## job 349
Design arm7_execute, start of the top module:
module arm7_execute (
	input             clk,
	input      [31:0] instr_i,   
	input      [31:0] rn_i,      
	input      [31:0] rd_i,      
	input      [31:0] rs_i,      
	input      [31:0] rm_i,      
	input      [31:0] pc_i,      
	input      [3:0]  nzcv_i,    
	output reg [31:0] result_o,
	output reg [3:0]  nzcv_o,
	output reg        wb_o,
	output reg        exec_o
);
For scale: roughly 5,600 cells after synthesis, ~230 flip-flops, roughly 240 I/O pins, about 44,000 um2 of cells after synthesis.
Settings: LEC_CHECK=0, CAP_MARGIN=20, CORE_MARGIN=2, CORE_UTILIZATION=61, HOLD_SLACK_MARGIN=0.3, SETUP_SLACK_MARGIN=-0.69, SLEW_MARGIN=20; clock period 10.1 ns.
run.sh (not shown) runs the stock make flow with config.mk's settings and CLKGATE_MAP_FILE=.
Job 349 never completed, since it errored out during global routing.
Input changes introduced in job 2116 (baseline for comparison: job 349):
# job 349
export LEC_CHECK = 0
export CAP_MARGIN = 20
export CORE_MARGIN = 2
export CORE_UTILIZATION = 61
export HOLD_SLACK_MARGIN = 0.3
export SETUP_SLACK_MARGIN = -0.69
export SLEW_MARGIN = 20
create_clock -name core_clock -period 10.1 [get_ports {clk}]
# job 2116
export LEC_CHECK = 0
export CAP_MARGIN = 20
export CORE_MARGIN = 2
export CORE_UTILIZATION = 70
export CTS_CLUSTER_DIAMETER = 374
export CTS_CLUSTER_SIZE = 40
export SLEW_MARGIN = 20
create_clock -name core_clock -period 6.93 [get_ports {clk}]
[summary]
Job 2116 ends up with higher effective utilization at floorplan than job 349 does. Cell area after synthesis came out exactly the same in job 349 and job 2116. Comparing job 2116 against job 349, there is no change at all in number of standard cells reported by yosys. Max die height across job 349 and job 2116: job 349. Diff job 349..job 2116 | post-synthesis cell count | negligible. Comparing job 2116 against job 349, there is no change at all in synthesis area per yosys. As far as share of flip-flops with an asynchronous set or reset goes, job 2116 and job 349 are indistinguishable; the numbers are identical. For sequential-to-total area share from yosys stat, job 349 and job 2116 come out practically identical. Job 2116 against job 349; number of rows in the core area is down by a little under 10%. The die size in job 349 is 1.15 times that in job 2116. Not one of job 349 and job 2116 finished clean.
Modified inputs, job 4030 compared to job 2116
# job 2116
export LEC_CHECK = 0
export CAP_MARGIN = 20
export CORE_MARGIN = 2
export CORE_UTILIZATION = 70
export CTS_CLUSTER_DIAMETER = 374
export CTS_CLUSTER_SIZE = 40
export SLEW_MARGIN = 20
create_clock -name core_clock -period 6.93 [get_ports {clk}]
# job 4030
export LEC_CHECK = 0
export CAP_MARGIN = 20
export CORE_MARGIN = 2
export CORE_UTILIZATION = 44
export SLEW_MARGIN = 20
create_clock -name core_clock -period 10.4 [get_ports {clk}]
==> comparison <==
Although job 4030 finished all stages, its layout failed final checks on negative setup slack.
When the final numbers for job 4030 and job 2116 were put side by side, the fraction of the core area occupied by cells at floorplan turned out to be smaller in job 4030.
Die width went up by more than a quarter going from job 2116 to job 4030.
Job 4030 -> job 2116: post-synthesis instance area flat
Job 2116 → job 4030: routability-driven placement congestion ratio now sits lower; count of flip-flops with a built-in enable after synthesis now sits at about the same level; area of the die now sits higher; number of standard cells after synthesis now sits at about the same level; number of distinct standard cells referenced by the synthesized netlist now sits at about the same level.
On post-synthesis simple-gate area fraction, job 4030 and job 2116 are basically level.
Taking job 2116 as 1.0, job 4030 lands at 1.3 on standard-cell row count.
Reported for job 4030 and job 2116, async set or reset register ratio after synthesis turned out identical to the last digit.
Changes in job 6739 relative to job 4030:
# job 4030
export LEC_CHECK = 0
export CAP_MARGIN = 20
export CORE_MARGIN = 2
export CORE_UTILIZATION = 44
export SLEW_MARGIN = 20
create_clock -name core_clock -period 10.4 [get_ports {clk}]
# job 6739
export LEC_CHECK = 0
export ABC_AREA = 1
export CAP_MARGIN = 20
export CORE_MARGIN = 2
export CORE_UTILIZATION = 56
export CTS_CLUSTER_DIAMETER = 59
export CTS_CLUSTER_SIZE = 49
export GPL_ROUTABILITY_DRIVEN = 0
export GPL_TIMING_DRIVEN = 1
export HOLD_SLACK_MARGIN = 0.29
export PLACE_DENSITY_LB_ADDON = 0.12
export SETUP_SLACK_MARGIN = -0.6
export SLEW_MARGIN = 20
export TNS_END_PERCENT = 60
create_clock -name core_clock -period 13.8 [get_ports {clk}]
==> comparison <==
Job 6739 ran to completion and came out clean on the timing, DRC and antenna checks. Job 6739 vs. job 4030: clock-cell share of area grew by 0.57 points; per-instance average area after synthesis moved down; final cell count increased by 6.6% relative to the old numbers. Via count in job 6739 is about 5% higher than in job 4030. Comparing total wirelength of the detailed-routed design for job 4030 and job 6739, the bigger number came from job 4030. Of job 6739 and job 4030, it is job 6739 that has the lower power per unit of standard cell area. Job 6739: total routing resource utilization after global routing 3.2 points above job 4030. Per the comparison of job 6739 with job 4030, post-layout period usage of the worst path -21 points, total iterations of the first detailed-routing run higher, power dissipated in combinational cells decreased by about 40% relative to the old numbers. Job 6739 vs job 4030, critical path depth went up by 26%.
Edits applied to the flow inputs when going from job 6739 to job 1440:
# job 6739
export LEC_CHECK = 0
export ABC_AREA = 1
export CAP_MARGIN = 20
export CORE_MARGIN = 2
export CORE_UTILIZATION = 56
export CTS_CLUSTER_DIAMETER = 59
export CTS_CLUSTER_SIZE = 49
export GPL_ROUTABILITY_DRIVEN = 0
export GPL_TIMING_DRIVEN = 1
export HOLD_SLACK_MARGIN = 0.29
export PLACE_DENSITY_LB_ADDON = 0.12
export SETUP_SLACK_MARGIN = -0.6
export SLEW_MARGIN = 20
export TNS_END_PERCENT = 60
create_clock -name core_clock -period 13.8 [get_ports {clk}]
# job 1440
export LEC_CHECK = 0
export CAP_MARGIN = 20
export CORE_MARGIN = 2
export CORE_UTILIZATION = 59
export PLACE_DENSITY_LB_ADDON = 0.0
export SLEW_MARGIN = 20
create_clock -name core_clock -period 11.5 [get_ports {clk}]
Job 1440 did not finish: a tool error stopped it during global routing. Having completed the whole flow, job 6739 delivered a layout that passed the timing, DRC and antenna checks. Job 1440: area of the core 8.0% below job 6739. Taking job 6739 as the reference, in job 1440 number of unique standard cell types used by synthesis climbed 46; count of instances resized after the clock tree is built has increased; x dimension of the die now smaller. Summary of job 1440 over job 6739: share of synthesized cell area in and-or and or-and compound cells went up 13 points; die span in y went down about 4.3%; post-synthesis share of cell area spent on and, or, nand and nor gates went down 14 points; number of buffers created by CTS went up 7.4%. Gate count after technology mapping of job 1440 falls short of that of job 6739 by more than 10%. Die outline area: job 1440 lower than job 6739. Of job 6739 and job 1440, job 1440 shows the lower total cell area reported by yosys after synthesis, with job 6739 above it.
Power and IR drop assume default switching activity.
